== job 7543 ==
Design UART_FIFO, start of the top module:
module UART_FIFO(
    input clk,
    input reset,
    input [7:0] data_in,
    input data_valid,
    output [7:0] data_out
    );
export LEC_CHECK = 0
export CAP_MARGIN = 20
export CORE_MARGIN = 2
export CORE_UTILIZATION = 68
export CTS_CLUSTER_SIZE = 98
export PLACE_DENSITY = 0.36
export SLEW_MARGIN = 20
create_clock -name core_clock -period 12.8 [get_ports {clk}]
run.sh (not shown) runs the stock make flow with config.mk's settings and CLKGATE_MAP_FILE=.
What job 2655 does differently from job 7543 at the input level:
- CORE_UTILIZATION now 40, was 68
- PLACE_DENSITY no longer set, was 0.36
- CTS_CLUSTER_SIZE no longer set, was 98
- the clock period (ns, I/O delays scaled along) now 20.0, was 12.8
Findings:
- Job 7543 vs job 2655, last element of the critical path: m3.data_reg[3] vs m4.F4.mem[5][3]
- Diff job 7543 -> job 2655 | non-clock buffer count | decrease of 5.6%
- Job 2655 vs job 7543: number of vias per cell down in job 2655
- Every run in the comparison, job 7543 and job 2655, completed the flow with a clean layout.
- In the tables for job 7543 and job 2655, number of placed instances with taps included reads lower with job 7543.
- Job 2655 ended up with a higher tally of clock buffers in the finished layout than job 7543 did.
- Die size (lower): job 7543
### job 2655 -> job 7181
- CORE_UTILIZATION: 40 -> 16
- the clock period (ns, I/O delays scaled along): 20.0 -> 6.18
Findings:
- Job 7181: no failed stages, no open violations at the end
- Delta (job 7181 minus job 2655): via count of the first global-routing pass went down, number of buffers outside the clock class in the layout went up, global placement routability congestion went down, number of hold-slack violations in the final timing report did not really move.
- Re number of slew-limit violations in the final report: no difference whatsoever between job 7181 and job 2655.
- Taking job 2655 as the reference, in job 7181 final area has increased; sequential share of cell area fell 2.1 points; total power draw has increased.
- Per the comparison of job 7181 with job 2655, total detailed-routing wirelength shows no meaningful change; utilization now smaller.
- In the reports for job 2655 and job 7181, the larger clock network contribution to total cell area belongs to job 2655.
What job 8471 does differently from job 7181 at the input level:
- SETUP_SLACK_MARGIN: unset -> 1.02
- PLACE_DENSITY: unset -> 0.35
- CORE_UTILIZATION: 16 -> 72
- CTS_CLUSTER_DIAMETER: unset -> 25
- the clock period (ns, I/O delays scaled along): 6.18 -> 3.43
==> comparison <==
- First-pass GRT wire length of job 8471 exceeds that of job 7181 by more than 10%.
- As far as share of synthesized cell area in and, or, nand and nor gates is concerned, job 8471 and job 7181 perform about the same.
- [job 8471 vs job 7181] all-layer global routing usage: higher in job 8471
- Critical path depth was higher in job 8471 than in job 7181.
- A worst hold-check path type of in2async is what job 8471 shows, while reg2reg belongs to job 7181.

---

cedar:
UART_FIFO again, from the RTL that the note above started with.
==> flow/config.mk <==
export PLATFORM = sky130hd
export DESIGN_NAME = UART_FIFO
export DESIGN_NICKNAME = UART_FIFO
export VERILOG_FILES = /design/flow/design.v
export SDC_FILE = /design/flow/constraint.sdc
export NUM_CORES = 4
export LEC_CHECK = 0
export CAP_MARGIN = 20
export CORE_MARGIN = 2
export CORE_UTILIZATION = 72
export SETUP_SLACK_MARGIN = 0.92
export SLEW_MARGIN = 20
==> flow/constraint.sdc <==
create_clock -name core_clock -period 3.43 [get_ports {clk}]
set_input_delay 0.6860 -clock core_clock [delete_from_list [all_inputs] [get_ports {clk}]]
set_output_delay 0.6860 -clock core_clock [all_outputs]
set_load 0.01 [all_outputs]
cedar: flow completed, timing, DRC and antenna clean
Here is what was changed in the inputs of ember compared with cedar.
- PLACE_DENSITY_LB_ADDON now 0.19, previously not set
- SETUP_SLACK_MARGIN now 1.01, was 0.92
- ABC_AREA now 1, previously not set
- CTS_CLUSTER_SIZE now 80, previously not set
==> comparison <==
ember: full flow OK, the timing, design-rule and antenna checks passed. On count of vias placed by the detailed router, the lower figure sits with cedar, not ember. What ember reported for die size has to be multiplied by 0.942 to get the figure for cedar. Global-route wire length before repair ended up 23% higher on ember than on cedar. Across both runs, final cell count was higher for ember than for cedar. Run comparison: ember cell at the slowest stage of the critical path dfrtp_1; cedar cell at the slowest stage of the critical path a21oi_2. On time the final worst path needs with I/O delays and setup, ember does better than cedar. The combinational power in ember was lower than what cedar gave. Comparing the two runs side by side, ember comes out behind cedar on leakage power of the design. Between cedar and ember, growth of design area from synthesis to finish is higher for cedar, ember comes in under that. cedar → ember: yosys synthesis chip area picked up an extra about 6%; final worst-path cycle share lost 5.8 points.
What sierra does differently from ember at the input level:
- swapping 1.01 for -0.24 in SETUP_SLACK_MARGIN
- clearing PLACE_DENSITY_LB_ADDON, which used to be 0.19
- clearing CTS_CLUSTER_SIZE, which used to be 80
- sierra: global-route track usage on met1 higher than ember
- Going from ember to sierra, footprint of the multi-input gates fell by about 1%, non-clock buffer instance count of the final layout dropped 2.
- On TritonCTS sink count, sierra tracks ember almost exactly.
- Comparing ember against sierra, there is no change at all in synthesized flop and latch total.
- dfrtp_1 as the slowest stage cell on the critical path was reported by ember, and nor2_1 by sierra.
- From ember to sierra the numbers moved as follows: utilization fell by 0.76 points, post-route non-filler standard cell count held, cell area has decreased, worst setup slack decreased by 0.36 ns relative to the old numbers, switching power as a share of total power moved up.
- There was hardly any difference in detailed-route via count between ember and sierra.
Power is estimated from default activity; no workload was simulated.
